Design ConvEngine, start of the top module:
module ConvEngine (
    input         clk,
    input         rst,
    input  [31:0] DMAport,        
    input         acc_enable,     
    input         acc_clear,      
    output [31:0] result          
);
For scale: about 4100 cells after synthesis, about 68 I/O pins.
==> flow/config.mk <==
export PLATFORM = sky130hd
export DESIGN_NAME = ConvEngine
export DESIGN_NICKNAME = ConvEngine
export VERILOG_FILES = /design/flow/design.v
export SDC_FILE = /design/flow/constraint.sdc
export NUM_CORES = 4
export LEC_CHECK = 0
export ABC_AREA = 1
export CAP_MARGIN = 20
export CELL_PAD_IN_SITES_DETAIL_PLACEMENT = 0
export CORE_ASPECT_RATIO = 0.61
export CORE_MARGIN = 5
export CORE_UTILIZATION = 21
export CTS_CLUSTER_SIZE = 11
export GPL_ROUTABILITY_DRIVEN = 0
export GPL_TIMING_DRIVEN = 1
export MAX_ROUTING_LAYER = met4
export PLACE_DENSITY = 0.78
export SETUP_SLACK_MARGIN = 0.42
export SLEW_MARGIN = 20
==> flow/constraint.sdc <==
create_clock -name core_clock -period 7.01 [get_ports {clk}]
set_input_delay 1.4020 -clock core_clock [delete_from_list [all_inputs] [get_ports {clk}]]
set_output_delay 1.4020 -clock core_clock [all_outputs]
set_load 0.01 [all_outputs]
run.sh (not shown) runs the stock make flow with config.mk's settings and CLKGATE_MAP_FILE=.
The baseline ran to the end with violations: negative setup slack.
Then changed:
- ABC_AREA: 1 -> unset
- CORE_ASPECT_RATIO: 0.61 -> unset
- CORE_MARGIN: 5 -> 2
- CORE_UTILIZATION: 21 -> 70
- CTS_CLUSTER_SIZE: 11 -> 56
- SETUP_SLACK_MARGIN: 0.42 -> 1.81
- SLEW_MARGIN: 20 -> 40
- clock period: 7.01 -> 9.4 ns (I/O delays scaled with it)
What happened:
- This time the run went through all stages and came out clean
- count of clock-buffer cells in the layout shrinks by 1
- sequential share of layout area grows by 1.5 points
- setup slack improves by 1.4 ns
- cell count shrinks by well over a third
Then changed:
- CORE_UTILIZATION: 70 -> 72
- GPL_ROUTABILITY_DRIVEN: 0 -> 1
- PLACE_DENSITY: 0.78 -> unset
- PLACE_DENSITY_LB_ADDON: unset -> 0.08
- SETUP_SLACK_MARGIN: 1.81 -> 2.44
- clock period: 9.4 -> 8.44 ns (I/O delays scaled with it)
Result: With this change the flow completed and failed the layout checks on negative setup slack; synthesized area is unchanged; wire length goes up by 4.6%; count of clock-buffer cells in the layout fell by 2; fmax climbs by 1.2%; die size falls by 2.7%; via count rose by 2.3%; synthesized cell count is unchanged; worst setup slack loses 0.86 ns; register-to-register slack loses 0.86 ns.
Then changed:
- CELL_PAD_IN_SITES_DETAIL_PLACEMENT: 0 -> unset
- CORE_UTILIZATION: 72 -> 70
- CTS_CLUSTER_SIZE: 56 -> 38
- GPL_ROUTABILITY_DRIVEN: 1 -> unset
- GPL_TIMING_DRIVEN: 1 -> unset
- PLACE_DENSITY_LB_ADDON: 0.08 -> unset
- SETUP_SLACK_MARGIN: 2.44 -> unset
- SLEW_MARGIN: 40 -> 20
- clock period: 8.44 -> 6.47 ns (I/O delays scaled with it)
Effect: The new run finished with negative setup slack left. Routed wire length increases by 4.4%. Count of clock-buffer cells in the layout does not change. Design area increases by 2.8%. Global-route usage increases by 1.0 points. Worst setup slack loses 1.9 ns. Critical path depth stays the same. Synthesized cell count does not change. Area after synthesis stays the same. Sequential share of layout area decreases by 0.32 points.

========
The RTL this note starts from:
==> flow/design.v <==
module MUX(input [31:0] DMAport, output reg [24:0] out0, out1, out2, out3, out4, out5);
	always @ (*) begin
		out0 = 25'b0;
		out1 = 25'b0;
		out2 = 25'b0;
		out3 = 25'b0;
		out4 = 25'b0;
		out5 = 25'b0;
		case(DMAport[2:0])
			3'b000: out0 = DMAport[31:7];
			3'b001: out1 = DMAport[31:7];
			3'b010: out2 = DMAport[31:7];
			3'b011: out3 = DMAport[31:7];
			3'b100: out4 = DMAport[31:7];
			3'b101: out5 = DMAport[31:7];
			default:;
		endcase
	end
endmodule
module Register(input clk, input rst, input enable, input [23:0] datain, output reg [23:0] dataout);
	always @ (posedge clk or posedge rst) begin
		if (rst)
			dataout <= 24'b0;
		else if(enable)
			dataout <= datain;
	end
endmodule
module Wallace_BaughWooley (
    input  signed [7:0] a,
    input  signed [7:0] b,
    output signed [15:0] prod
);
    assign prod = a * b;
endmodule
module ConvEngine (
    input         clk,
    input         rst,
    input  [31:0] DMAport,        
    input         acc_enable,     
    input         acc_clear,      
    output [31:0] result          
);
    wire [24:0] mux_out0, mux_out1, mux_out2, mux_out3, mux_out4, mux_out5;
    MUX demux (
        .DMAport(DMAport),
        .out0(mux_out0),
        .out1(mux_out1),
        .out2(mux_out2),
        .out3(mux_out3),
        .out4(mux_out4),
        .out5(mux_out5)
    );
    wire [23:0] reg_data [5:0];
    Register reg0 (
        .clk(clk),
        .rst(rst),
        .enable(mux_out0[0]),
        .datain(mux_out0[24:1]),
        .dataout(reg_data[0])
    );
    Register reg1 (
        .clk(clk),
        .rst(rst),
        .enable(mux_out1[0]),
        .datain(mux_out1[24:1]),
        .dataout(reg_data[1])
    );
    Register reg2 (
        .clk(clk),
        .rst(rst),
        .enable(mux_out2[0]),
        .datain(mux_out2[24:1]),
        .dataout(reg_data[2])
    );
    Register reg3 (
        .clk(clk),
        .rst(rst),
        .enable(mux_out3[0]),
        .datain(mux_out3[24:1]),
        .dataout(reg_data[3])
    );
    Register reg4 (
        .clk(clk),
        .rst(rst),
        .enable(mux_out4[0]),
        .datain(mux_out4[24:1]),
        .dataout(reg_data[4])
    );
    Register reg5 (
        .clk(clk),
        .rst(rst),
        .enable(mux_out5[0]),
        .datain(mux_out5[24:1]),
        .dataout(reg_data[5])
    );
    wire signed [7:0] pixel [8:0];
    wire signed [7:0] kernel [8:0];
    assign pixel[0] = reg_data[0][23:16];
    assign pixel[1] = reg_data[0][15:8];
    assign pixel[2] = reg_data[0][7:0];
    assign pixel[3] = reg_data[1][23:16];
    assign pixel[4] = reg_data[1][15:8];
    assign pixel[5] = reg_data[1][7:0];
    assign pixel[6] = reg_data[2][23:16];
    assign pixel[7] = reg_data[2][15:8];
    assign pixel[8] = reg_data[2][7:0];
    assign kernel[0] = reg_data[3][23:16];
    assign kernel[1] = reg_data[3][15:8];
    assign kernel[2] = reg_data[3][7:0];
    assign kernel[3] = reg_data[4][23:16];
    assign kernel[4] = reg_data[4][15:8];
    assign kernel[5] = reg_data[4][7:0];
    assign kernel[6] = reg_data[5][23:16];
    assign kernel[7] = reg_data[5][15:8];
    assign kernel[8] = reg_data[5][7:0];
    wire signed [15:0] prod [8:0];
    Wallace_BaughWooley mult0 (.a(pixel[0]), .b(kernel[0]), .prod(prod[0]));
    Wallace_BaughWooley mult1 (.a(pixel[1]), .b(kernel[1]), .prod(prod[1]));
    Wallace_BaughWooley mult2 (.a(pixel[2]), .b(kernel[2]), .prod(prod[2]));
    Wallace_BaughWooley mult3 (.a(pixel[3]), .b(kernel[3]), .prod(prod[3]));
    Wallace_BaughWooley mult4 (.a(pixel[4]), .b(kernel[4]), .prod(prod[4]));
    Wallace_BaughWooley mult5 (.a(pixel[5]), .b(kernel[5]), .prod(prod[5]));
    Wallace_BaughWooley mult6 (.a(pixel[6]), .b(kernel[6]), .prod(prod[6]));
    Wallace_BaughWooley mult7 (.a(pixel[7]), .b(kernel[7]), .prod(prod[7]));
    Wallace_BaughWooley mult8 (.a(pixel[8]), .b(kernel[8]), .prod(prod[8]));
    wire signed [31:0] prod_ext [8:0];
    assign prod_ext[0] = {{16{prod[0][15]}}, prod[0]};
    assign prod_ext[1] = {{16{prod[1][15]}}, prod[1]};
    assign prod_ext[2] = {{16{prod[2][15]}}, prod[2]};
    assign prod_ext[3] = {{16{prod[3][15]}}, prod[3]};
    assign prod_ext[4] = {{16{prod[4][15]}}, prod[4]};
    assign prod_ext[5] = {{16{prod[5][15]}}, prod[5]};
    assign prod_ext[6] = {{16{prod[6][15]}}, prod[6]};
    assign prod_ext[7] = {{16{prod[7][15]}}, prod[7]};
    assign prod_ext[8] = {{16{prod[8][15]}}, prod[8]};
    wire signed [31:0] sum_products;
    assign sum_products = prod_ext[0] + prod_ext[1] + prod_ext[2] +
                          prod_ext[3] + prod_ext[4] + prod_ext[5] +
                          prod_ext[6] + prod_ext[7] + prod_ext[8];
    reg signed [31:0] accumulator;
    always @(posedge clk or posedge rst) begin
        if (rst) begin
            accumulator <= 32'b0;
        end else if (acc_clear) begin
            accumulator <= 32'b0;
        end else if (acc_enable) begin
            accumulator <= accumulator + sum_products;
        end
    end
    assign result = accumulator;
endmodule
export LEC_CHECK = 0
export CAP_MARGIN = 20
export CELL_PAD_IN_SITES_DETAIL_PLACEMENT = 0
export CORE_ASPECT_RATIO = 1.61
export CORE_MARGIN = 5
export CORE_UTILIZATION = 21
export CTS_CLUSTER_SIZE = 56
export GPL_ROUTABILITY_DRIVEN = 1
export GPL_TIMING_DRIVEN = 1
export MAX_ROUTING_LAYER = met4
export PLACE_DENSITY = 0.78
export SETUP_SLACK_MARGIN = 0.82
export SLEW_MARGIN = 40
create_clock -name core_clock -period 7.01 [get_ports {clk}]
The first run finished but fails on setup timing.
Next try:
--- a/flow/config.mk
+++ b/flow/config.mk
@@ -8,12 +8,11 @@
 export CAP_MARGIN = 20
 export CELL_PAD_IN_SITES_DETAIL_PLACEMENT = 0
-export CORE_ASPECT_RATIO = 1.61
-export CORE_MARGIN = 5
-export CORE_UTILIZATION = 21
+export CORE_MARGIN = 2
+export CORE_UTILIZATION = 71
 export CTS_CLUSTER_SIZE = 56
 export GPL_ROUTABILITY_DRIVEN = 1
 export GPL_TIMING_DRIVEN = 1
 export MAX_ROUTING_LAYER = met4
-export PLACE_DENSITY = 0.78
-export SETUP_SLACK_MARGIN = 0.82
+export PLACE_DENSITY = 0.6
+export SETUP_SLACK_MARGIN = 0.18
 export SLEW_MARGIN = 40
==> flow/constraint.sdc (replaced) <==
create_clock -name core_clock -period 8.44 [get_ports {clk}]
set_input_delay 1.6880 -clock core_clock [delete_from_list [all_inputs] [get_ports {clk}]]
set_output_delay 1.6880 -clock core_clock [all_outputs]
set_load 0.01 [all_outputs]
What happened: The changed run reached the layout checks and failed them: setup timing; routed wire length shrinks by 10%; via count shrinks by 3.3%; global-route usage grows by 28 points; hold slack is about the same; clock-buffer cell count grows by 1; synthesized cell count does not change; core utilization grows by 56 points; cell area shrinks by 7.5%; setup slack is better by 1.2 ns.
Next try:
==> flow/config.mk (replaced) <==
export PLATFORM = sky130hd
export DESIGN_NAME = ConvEngine
export DESIGN_NICKNAME = ConvEngine
export VERILOG_FILES = /design/flow/design.v
export SDC_FILE = /design/flow/constraint.sdc
export NUM_CORES = 4
export LEC_CHECK = 0
export CAP_MARGIN = 20
export CORE_MARGIN = 2
export CORE_UTILIZATION = 44
export SLEW_MARGIN = 20
==> flow/constraint.sdc (replaced) <==
create_clock -name core_clock -period 5.15 [get_ports {clk}]
set_input_delay 1.0300 -clock core_clock [delete_from_list [all_inputs] [get_ports {clk}]]
set_output_delay 1.0300 -clock core_clock [all_outputs]
set_load 0.01 [all_outputs]
The changed run ran to the end with violations: setup timing.
Count of clock-buffer cells in the layout is higher by 1.
Global-route usage is lower by 16 points.
Final area is higher by 4.2%.
Clock skew is higher by 0.0032 ns.
Die area is higher by 60%.
Next try:
--- a/flow/config.mk
+++ b/flow/config.mk
@@ -8,4 +8,4 @@
 export CAP_MARGIN = 20
 export CORE_MARGIN = 2
-export CORE_UTILIZATION = 44
+export CORE_UTILIZATION = 40
 export SLEW_MARGIN = 20
==> flow/constraint.sdc (replaced) <==
create_clock -name core_clock -period 9.49 [get_ports {clk}]
set_input_delay 1.8980 -clock core_clock [delete_from_list [all_inputs] [get_ports {clk}]]
set_output_delay 1.8980 -clock core_clock [all_outputs]
set_load 0.01 [all_outputs]
Result: Now the flow finished clean; cell count went down by 5.6%; setup slack is better by 3.8 ns.
Next try:
--- a/flow/config.mk
+++ b/flow/config.mk
@@ -8,4 +8,5 @@
 export CAP_MARGIN = 20
 export CORE_MARGIN = 2
-export CORE_UTILIZATION = 40
+export CORE_UTILIZATION = 60
+export CTS_CLUSTER_SIZE = 100
 export SLEW_MARGIN = 20
==> flow/constraint.sdc (replaced) <==
create_clock -name core_clock -period 5.15 [get_ports {clk}]
set_input_delay 1.0300 -clock core_clock [delete_from_list [all_inputs] [get_ports {clk}]]
set_output_delay 1.0300 -clock core_clock [all_outputs]
set_load 0.01 [all_outputs]
After rerunning: This time the run finished but failed the layout checks on setup timing. Maximum frequency went up by 5.6%. Die area went down by 33%. Setup slack is worse by 3.9 ns. Register-to-register slack is worse by 3.9 ns. Clock-buffer cell count went down by 1. Sequential cell count does not change. Cell count went down by 0.41%. Via count went up by 10%. Wire length went up by 13%. Synthesized area is unchanged.

========
## v27
Starts from the design.v that is shown in full above.
clock: 5.51 ns
lec_check: 0
abc_area: 1
cap_margin: 20
core_aspect_ratio: 0.5
core_margin: 2
core_utilization: 72
cts_cluster_diameter: 399
cts_cluster_size: 96
slew_margin: 20
tns_end_percent: 10
No crash in v27: every stage finished, but the layout fails its final checks due to negative setup slack.
What v24 does differently from v27 at the input level:
- CTS_CLUSTER_DIAMETER changed from 399 to 233
- CTS_CLUSTER_SIZE changed from 96 to 100
- CORE_ASPECT_RATIO removed (was 0.5)
- TNS_END_PERCENT removed (was 10)
- the clock period (ns, I/O delays scaled along) changed from 5.51 to 10.9
Findings:
[flow] v27 | stages: complete | final checks: fail | reason: negative setup slack. v24 finished all stages; the layout is clean. Cmp v24 vs v27: number of rows created at floorplan higher in v24. The more densely filled core belongs to v27, not v24. Setup slack after layout: v24 > v27. Re diode insertion count for antenna repair: v24 is 3 down on v27. Comparing v27 and v24, count of clock-buffer cells in the layout is lower on v24. In the reports for v27 and v24, the larger final-layout clock-cell area share belongs to v24. Taking v27 as the reference, in v24 routed wire length -18 mm, register cell area after layout has decreased, pin count of the biggest net entering global routing shows a reduction of 29.
Changes in v48 relative to v24:
- a deleted CTS_CLUSTER_DIAMETER that had been 233
- an added TNS_END_PERCENT of 10
- a deleted ABC_AREA that had been 1
- a change of CTS_CLUSTER_SIZE from 100 to 96
- a change of the clock period (ns, I/O delays scaled along) from 10.9 to 6.68
v24 ran to completion and came out clean on the timing, design-rule and antenna checks.
v48: complete, dirty (negative setup slack)
Summary of v48 over v24: combined area of all synthesized cells moved down; via count of the first global-routing pass moved up; critical path depth moved down; number of filler instances in the final layout moved down; wire length the detailed router placed on met1 moved up.
[compare] base=v24 new=v48: final critical delay including setup and external delays now smaller, horizontal die dimension has decreased.
In v48 the design area turned out about 7.5% higher than in v24.
The higher die area came out of v24.
Total global-route track usage ended up 6.3 points higher on v48 than on v24.

========
Setup of exp/ember:
RTL: the design.v shown in full above, as it stands there.
==> flow/config.mk <==
export PLATFORM = sky130hd
export DESIGN_NAME = ConvEngine
export DESIGN_NICKNAME = ConvEngine
export VERILOG_FILES = /design/flow/design.v
export SDC_FILE = /design/flow/constraint.sdc
export NUM_CORES = 4
export LEC_CHECK = 0
export ABC_AREA = 0
export CAP_MARGIN = 25
export CORE_MARGIN = 2
export CORE_UTILIZATION = 72
export CTS_CLUSTER_DIAMETER = 367
export CTS_CLUSTER_SIZE = 100
export PLACE_DENSITY = 0.81
export SLEW_MARGIN = 20
export TNS_END_PERCENT = 25
==> flow/constraint.sdc <==
create_clock -name core_clock -period 10.0 [get_ports {clk}]
set_input_delay 2.0000 -clock core_clock [delete_from_list [all_inputs] [get_ports {clk}]]
set_output_delay 2.0000 -clock core_clock [all_outputs]
set_load 0.01 [all_outputs]
Relative to exp/ember, the following input files were edited for exp/garnet:
- SETUP_SLACK_MARGIN newly set to 0.65
- CTS_CLUSTER_DIAMETER removed (was 367)
- ABC_AREA removed (was 0)
- TNS_END_PERCENT changed from 25 to 15
- PLACE_DENSITY removed (was 0.81)
- CAP_MARGIN changed from 25 to 15
- CORE_UTILIZATION changed from 72 to 40
- CTS_CLUSTER_SIZE removed (was 100)
- GPL_TIMING_DRIVEN newly set to 0
==> comparison <==
Reported for exp/ember and exp/garnet, synthesized area turned out identical to the last digit. Looking only at worst-margin pin slew, and setting everything else aside, the lower value of exp/ember and exp/garnet goes to exp/ember. Compared with exp/ember, exp/garnet ends up with a larger final cell area. Against exp/ember, exp/garnet reports a depth of the worst hold-timing path that is higher. Comparing exp/ember with exp/garnet, the area taken by flip-flops and latches came out essentially unchanged. exp/garnet vs. exp/ember: placer congestion estimate went down by 8.7%.
Setup changes, exp/garnet to exp/raven
- GPL_TIMING_DRIVEN no longer set, was 0
- TNS_END_PERCENT no longer set, was 15
- CAP_MARGIN now 20, was 15
- PLACE_DENSITY_LB_ADDON now 0.06, previously not set
- SETUP_SLACK_MARGIN now 1.93, was 0.65
- CORE_UTILIZATION now 72, was 40
- MAX_ROUTING_LAYER now met4, previously not set
- On post-detailed-routing wire length, the higher figure sits with exp/raven, not exp/garnet.
- Going from exp/garnet to exp/raven, clock-buffer cell count moved up; core utilization moved up; first-pass GRT wire length moved up; final critical-path required period moved down.
- exp/raven against exp/garnet: clock transition time at the flip-flop clock pins of the worst setup and hold paths did not really move.
